north:
// CS
module CS(clk, reset, X, Y);
	input clk, reset; 
	input [7:0] X;
	output [9:0] Y;
	reg [9:0] X1,X2, X3, X4, X5, X6, X7, X8, X9;
	wire[9:0] avg_w;
	reg [9:0] avg;
	reg [9:0] appr;
	wire[9:0] Y_keep_w;
	reg [9:0] Y;
	reg [12:0] avg_dividend;
	reg [12:0] Y_dividend;
	reg [12:0] total_num;
	reg [9:0] least;
	wire [12:0] avg_dis = 13'd9;
	wire [12:0] Y_dis = 13'd8;
	always @(negedge clk) begin
		if(reset) begin
			X1 <= 0; X2 <= 0; X3 <= 0; X4 <= 0; X5 <= 0; X6 <= 0; X7 <= 0; X8 <= 0; X9 <= 0;
			avg_dividend <= 0;
			total_num <= 0;
		end  
		else begin 
			if (total_num < 9)
				total_num <= total_num + 1;
			X1 <= X2;
			X2 <= X3;
			X3 <= X4;
			X4 <= X5;
			X5 <= X6;
			X6 <= X7;
			X7 <= X8;
			X8 <= X9;
			X9 <= X;
			avg_dividend <= X2+X3+X4+X5+X6+X7+X8+X9+X; 	
		end  
	end  
	calc c1(avg_dividend, avg_dis, avg_w);
	always @(*) begin
		avg = avg_w;
		appr = X1;
		least = 1000;
		if( (avg >= X1) && (avg - X1) < least) begin
			appr = X1;
			least = avg - X1;
		end
		if(avg >= X2 && (avg - X2) < least) begin
			appr = X2;
			least = avg - X2;
		end
		if(avg >= X3 && (avg - X3) < least) begin
			appr = X3;
			least = avg - X3;
		end
		if(avg >= X4 && (avg - X4) < least) begin
			appr = X4;
			least = avg - X4;
		end
		if(avg >= X5 && (avg - X5) < least) begin
			appr = X5;
			least = avg - X5;
		end
		if(avg >= X6 && (avg - X6) < least) begin
			appr = X6;
			least = avg - X6;
		end
		if(avg >= X7 && (avg - X7) < least) begin
			appr = X7;
			least = avg - X7;
		end
  ...
For scale: ~2000 cells after synthesis, roughly 20 I/O pins, ~16000 um2 of cells after synthesis.
Settings: LEC_CHECK=0, CAP_MARGIN=20, CELL_PAD_IN_SITES_GLOBAL_PLACEMENT=0, CORE_MARGIN=2, CORE_UTILIZATION=72, CTS_CLUSTER_SIZE=66, GPL_ROUTABILITY_DRIVEN=0, HOLD_SLACK_MARGIN=-0.06, MAX_ROUTING_LAYER=met4, PLACE_DENSITY_LB_ADDON=0.04, SETUP_SLACK_MARGIN=1.73, SLEW_MARGIN=20, TNS_END_PERCENT=60; clock period 63.8 ns.
run.sh (not shown) runs the stock make flow with config.mk's settings and CLKGATE_MAP_FILE=.
north is listed as incomplete: the tool reported an error in global routing (5_1_grt) and the run ended there.
[inputs] south vs north
- ABC_AREA now 1, previously not set
- CTS_CLUSTER_DIAMETER now 157, previously not set
- CORE_MARGIN now 5, was 2
- CORE_ASPECT_RATIO now 0.5, previously not set
- TNS_END_PERCENT now 5, was 60
- HOLD_SLACK_MARGIN no longer set, was -0.06
- CTS_CLUSTER_SIZE now 98, was 66
- SETUP_SLACK_MARGIN now -1.89, was 1.73
- CORE_UTILIZATION now 41, was 72
==> results <==
Looking at the reports, south completed the entire flow and the layout it produced met the timing, DRC and antenna checks.
Going from north to south, site row count went down, mean instance size in the synthesized netlist went down, die size went up.
Re number of buffers inserted during clock tree synthesis: no difference whatsoever between south and north.
Re number of library cell types mapped by synthesis: south and north aren't equal, and the lower value belongs to south.
south vs north: chip area line of the yosys report down in south
south against north: share of the yosys chip area belonging to registers has increased, overall die height has decreased.
The fraction of synthesized cell area in xor and xnor cells of south and that of north are within noise of each other.
Cmp south vs north: synthesized area lower in south
Cmp south and north / number of instances in the synthesized netlist / lower: north
Changes in east relative to south:
- changing CTS_CLUSTER_SIZE from 98 to 88
- removing CORE_ASPECT_RATIO (formerly 0.5)
Results
- The design area of east and that of south are within noise of each other.
- | met2 usage | higher: east |
- Relative to south, the vias after detailed routing measured on east has increased slightly.
- Final net count essentially unchanged between east and south.
diff inputs: east => west
- CTS_CLUSTER_DIAMETER: 157 -> unset
- HOLD_SLACK_MARGIN: unset -> -0.08
- SETUP_SLACK_MARGIN: -1.89 -> 1.97
- TNS_END_PERCENT: 5 -> 60
- ABC_AREA: 1 -> unset
- CORE_MARGIN: 5 -> 2
- CORE_UTILIZATION: 41 -> 72
- CTS_CLUSTER_SIZE: 88 -> 66
## What came out
- Flow for west halted at global routing (5_1_grt), error code GRT-0232.
- Compared with east, in west synthesized area +350 um2, cell total in the yosys stat output moved down, distinct cell type count of the synthesized netlist went up 48.
- Floorplan utilization came out higher on west than on east.
- Per the comparison of west with east, chip area went down; die extent in y decreased by 52 um relative to the old numbers.
- In west, number of gates resized after CTS is higher than in east.
- Looking at core region area, west sits 16000 um2 lower than east does.
- Re post-synth area from yosys stat: west and east aren't equal, and the higher value belongs to west.


pepper:
CS again, from the RTL that the note above started with.
clock: 13.5 ns
lec_check: 0
abc_area: 1
cap_margin: 20
core_aspect_ratio: 0.67
core_margin: 2
core_utilization: 72
cts_cluster_diameter: 341
cts_cluster_size: 99
setup_slack_margin: 2.45
slew_margin: 20
The log for pepper ends in detailed placement (3_5_place_dp) with error DPL-0038, so the run never completed.
Input changes introduced in willow (baseline for comparison: pepper):
Settings: SETUP_SLACK_MARGIN no longer set, was 2.45; CORE_ASPECT_RATIO no longer set, was 0.67; CTS_CLUSTER_SIZE now 97, was 99; CTS_CLUSTER_DIAMETER now 348, was 341; the clock period (ns, I/O delays scaled along) now 30.5, was 13.5.
Results
Diff pepper..willow | post-synthesis cell count | negligible. Height of the chip went up by more than 10% going from pepper to willow. Diff willow..pepper | sequential share of the synthesized area | unchanged. Yosys synthesis chip area came out exactly the same in pepper and willow. No final results exist for pepper, since it was stopped by error DPL-0038 during detailed placement (3_5_place_dp). willow terminated abnormally: detailed placement (3_5_place_dp) reported DPL-0033. Of willow and pepper, it is willow that has the lower core utilization at floorplan. Comparing pepper against willow, there is no change at all in cell area after synthesis. Taking willow as 1.0, pepper lands at 0.811 on number of placement rows. The die size was comparable across pepper and willow.


== red ==
Starting RTL as in the previous note.
Settings: LEC_CHECK=0, CAP_MARGIN=20, CORE_MARGIN=3, CORE_UTILIZATION=40, GPL_ROUTABILITY_DRIVEN=0, GPL_TIMING_DRIVEN=0, HOLD_SLACK_MARGIN=0.26, MAX_ROUTING_LAYER=met4, MIN_ROUTING_LAYER=met2, SLEW_MARGIN=5, TNS_END_PERCENT=85; clock period 70.0 ns.
red completed; timing, DRC and antenna clean
Input-level comparison between blue and red:
==> flow/config.mk <==
export PLATFORM = sky130hd
export DESIGN_NAME = CS
export DESIGN_NICKNAME = CS
export VERILOG_FILES = /design/flow/design.v
export SDC_FILE = /design/flow/constraint.sdc
export NUM_CORES = 4
export LEC_CHECK = 0
export ABC_AREA = 0
export CAP_MARGIN = 20
export CORE_ASPECT_RATIO = 1.19
export CORE_MARGIN = 5
export CORE_UTILIZATION = 33
export CTS_CLUSTER_SIZE = 98
export PLACE_DENSITY = 0.38
export SLEW_MARGIN = 20
export TNS_END_PERCENT = 15
Summary of the comparison: placeable core region is higher in blue, relative to red.
NOTE: critical path depth in blue falls short of that of red
blue vs red: half-perimeter wire length after placement up in blue
Between red and blue, the flow reports number of placed cells counting well taps increasing by a few percent.
Relative to blue, the following input files were edited for green:
--- a/flow/config.mk
+++ b/flow/config.mk
@@ -10,7 +10,7 @@
 export CORE_ASPECT_RATIO = 1.19
 export CORE_MARGIN = 5
-export CORE_UTILIZATION = 33
-export CTS_CLUSTER_SIZE = 98
-export PLACE_DENSITY = 0.38
+export CORE_UTILIZATION = 59
+export CTS_CLUSTER_SIZE = 14
+export PLACE_DENSITY = 0.45
 export SLEW_MARGIN = 20
 export TNS_END_PERCENT = 15
Findings:
- [green] initial detailed-routing violation count rose 316 relative to blue
- blue → green: synthesized instance count held.
- On number of max-cap violations, green and blue are basically level.
- green ended with less instance count after placement with tap cells included than blue.
- Of green and blue, the run reporting the lower smallest setup slack after layout was green.
- The final reports for green and blue show met3 usage higher in the former.
- Summary of green over blue: sequential share of layout area shows an increase of 0.54 points, transition time at the pin with the least slew margin shows an increase of 70 ps, first-pass GRT wire length shows a reduction of 8600 µm, total congestion overflow after global routing shows no meaningful change.
#### Input delta (orange over green)
--- a/flow/config.mk
+++ b/flow/config.mk
@@ -6,11 +6,11 @@
 export NUM_CORES = 4
 export LEC_CHECK = 0
-export ABC_AREA = 0
+export ABC_AREA = 1
 export CAP_MARGIN = 20
 export CORE_ASPECT_RATIO = 1.19
 export CORE_MARGIN = 5
 export CORE_UTILIZATION = 59
-export CTS_CLUSTER_SIZE = 14
-export PLACE_DENSITY = 0.45
+export CTS_CLUSTER_SIZE = 98
+export PLACE_DENSITY_LB_ADDON = 0.08
 export SLEW_MARGIN = 20
 export TNS_END_PERCENT = 15
### Flow results
orange vs green — number of cells produced by synthesis climbed by more than 10%. From green to orange the numbers moved as follows: critical path depth went up; via count now sits lower. Looking at utilization after layout across green and orange, the one that comes out lower is orange.


The RTL this note starts from:
==> flow/design.v <==
module CS(clk, reset, X, Y);
	input clk, reset; 
	input [7:0] X;
	output [9:0] Y;
	reg [9:0] X1,X2, X3, X4, X5, X6, X7, X8, X9;
	wire[9:0] avg_w;
	reg [9:0] avg;
	reg [9:0] appr;
	wire[9:0] Y_keep_w;
	reg [9:0] Y;
	reg [12:0] avg_dividend;
	reg [12:0] Y_dividend;
	reg [12:0] total_num;
	reg [9:0] least;
	wire [12:0] avg_dis = 13'd9;
	wire [12:0] Y_dis = 13'd8;
	always @(negedge clk) begin
		if(reset) begin
			X1 <= 0; X2 <= 0; X3 <= 0; X4 <= 0; X5 <= 0; X6 <= 0; X7 <= 0; X8 <= 0; X9 <= 0;
			avg_dividend <= 0;
			total_num <= 0;
		end  
		else begin 
			if (total_num < 9)
				total_num <= total_num + 1;
			X1 <= X2;
			X2 <= X3;
			X3 <= X4;
			X4 <= X5;
			X5 <= X6;
			X6 <= X7;
			X7 <= X8;
			X8 <= X9;
			X9 <= X;
			avg_dividend <= X2+X3+X4+X5+X6+X7+X8+X9+X; 	
		end  
	end  
	calc c1(avg_dividend, avg_dis, avg_w);
	always @(*) begin
		avg = avg_w;
		appr = X1;
		least = 1000;
		if( (avg >= X1) && (avg - X1) < least) begin
			appr = X1;
			least = avg - X1;
		end
		if(avg >= X2 && (avg - X2) < least) begin
			appr = X2;
			least = avg - X2;
		end
		if(avg >= X3 && (avg - X3) < least) begin
			appr = X3;
			least = avg - X3;
		end
		if(avg >= X4 && (avg - X4) < least) begin
			appr = X4;
			least = avg - X4;
		end
		if(avg >= X5 && (avg - X5) < least) begin
			appr = X5;
			least = avg - X5;
		end
		if(avg >= X6 && (avg - X6) < least) begin
			appr = X6;
			least = avg - X6;
		end
		if(avg >= X7 && (avg - X7) < least) begin
			appr = X7;
			least = avg - X7;
		end
		if(avg >= X8 && (avg - X8) < least) begin
			appr = X8;
			least = avg - X8;
		end
		if(avg >= X9 && (avg - X9) < least) begin
			appr = X9;
			least = avg - X9;
		end
		Y_dividend = avg_dividend + avg_dis*appr;
	end  
	calc c2(Y_dividend, Y_dis, Y_keep_w);	
	always @(posedge clk) begin
		if (total_num >= 9)
			Y <= Y_keep_w;
	end 
endmodule
module  calc
    #(parameter width=13)   
	(dividend, divisor, merchant);
	input [width-1:0]       dividend;   
	input [width-1:0]       divisor;   
	output [width-1:0]      merchant;   
	reg [width-1:0]     	temp_dividend;  
	reg [width-1:0]      	temp_divisor;  
	reg [2*width-1:0]    	temp_did;
	reg [2*width-1:0]   	temp_dis;
	reg [width-1:0]      	merchant;   
	reg [width-1:0]      	remainder;   
	integer 		i;
    always @(*) begin
		temp_dividend = dividend;
		temp_divisor = divisor;	
	end
    always @(*) begin
		temp_did = {{width{1'b0}}, temp_dividend};
		temp_dis = {temp_divisor, {width{1'b0}}};
		for(i = 0; i < width; i = i +1) begin
			temp_did = temp_did << 1;
			if(temp_did >= temp_dis) 
				temp_did = temp_did - temp_dis + 1'b1;
			else 
				temp_did = temp_did;
		end  
		merchant = temp_did[width-1:0];
		remainder = temp_did[width*2-1: width];
	end  
endmodule
make LEC_CHECK=0 ABC_AREA=0 CAP_MARGIN=20 CORE_ASPECT_RATIO=0.5 CORE_MARGIN=5 CORE_UTILIZATION=59 CTS_CLUSTER_SIZE=98 SLEW_MARGIN=20 TNS_END_PERCENT=15 finish   # period 70.0 ns
The first run passed the timing, DRC and antenna checks.
Then changed:
Settings changed: ABC_AREA 0 to default, CORE_ASPECT_RATIO 0.5 to default, CORE_MARGIN 5 to 2, CORE_UTILIZATION 59 to 40, CTS_CLUSTER_SIZE 98 to default, MAX_ROUTING_LAYER from default to met4, SLEW_MARGIN 20 to 5, TNS_END_PERCENT 15 to 85.
Synthesized cell count stays the same. Sequential share of layout area stays flat. Design area goes up by 0.42%. Die size rose by 35%. Hold slack hardly moves. Register-to-register slack is better by 0.33 ns. Utilization went down by 22 points.
Then changed:
Settings changed: ABC_AREA from default to 0, CORE_ASPECT_RATIO from default to 1.19, CORE_MARGIN 2 to 5, CORE_UTILIZATION 40 to 59, CTS_CLUSTER_DIAMETER from default to 291, CTS_CLUSTER_SIZE from default to 98, MAX_ROUTING_LAYER met4 to default, PLACE_DENSITY from default to 0.42, SLEW_MARGIN 5 to 20, TNS_END_PERCENT 85 to 15.
Effect:
- non-clock buffer count went down by 8
- die size decreases by 27%
- synthesized area is unchanged
- synthesized cell count stays the same
Then changed:
Settings changed: ABC_AREA 0 to 1, CORE_ASPECT_RATIO 1.19 to default, CORE_MARGIN 5 to 3, CORE_UTILIZATION 59 to 72, CTS_CLUSTER_DIAMETER 291 to 267, CTS_CLUSTER_SIZE 98 to 36, GPL_ROUTABILITY_DRIVEN from default to 0, GPL_TIMING_DRIVEN from default to 0, MAX_ROUTING_LAYER from default to met5, MIN_ROUTING_LAYER from default to met1, PLACE_DENSITY 0.42 to default, SLEW_MARGIN 20 to 5, TNS_END_PERCENT 15 to 25.
Result:
- design area drops by 5.3%
- worst setup slack gets better by 0.82 ns
- die size drops by 23%
- flip-flop count stays the same
- global-route usage climbs by 4.5 points
- routed wire length drops by 11%
- synthesized cell count climbs by 17%
- count of clock-buffer cells in the layout stays the same
- hold slack gets worse by 0.037 ns
- first-iteration DRC count climbs by 31%
Then changed:
Settings changed: CORE_UTILIZATION 72 to 40, CTS_CLUSTER_DIAMETER 267 to default, CTS_CLUSTER_SIZE 36 to 35, HOLD_SLACK_MARGIN from default to 0.26, MAX_ROUTING_LAYER met5 to met4, TNS_END_PERCENT 25 to 85.
Cell area came out higher by about 2.1%.
Global-route usage shrinks by 14 points.
Synthesized area does not change.
Then changed:
Settings changed: ABC_AREA 1 to default, CORE_MARGIN 3 to 2, CORE_UTILIZATION 40 to 53, CTS_CLUSTER_DIAMETER from default to 312, CTS_CLUSTER_SIZE 35 to default, GPL_ROUTABILITY_DRIVEN 0 to default, GPL_TIMING_DRIVEN 0 to default, HOLD_SLACK_MARGIN 0.26 to default, MAX_ROUTING_LAYER met4 to default, MIN_ROUTING_LAYER met1 to default, SETUP_SLACK_MARGIN from default to 5.0, SLEW_MARGIN 5 to 20, TNS_END_PERCENT 85 to default.
Effect: Final area went up by about a fifth. Final cell count went down by roughly a tenth. Die area went down by a quarter to a third. Worst setup slack gains 0.53 ns. Sequential cell count stays the same. Sequential share of layout area went down by 2.0 points. Clock skew hardly moves. Non-clock buffer count went up by 197. Area after synthesis went up by a few percent. Routed wire length went up by about a fifth.
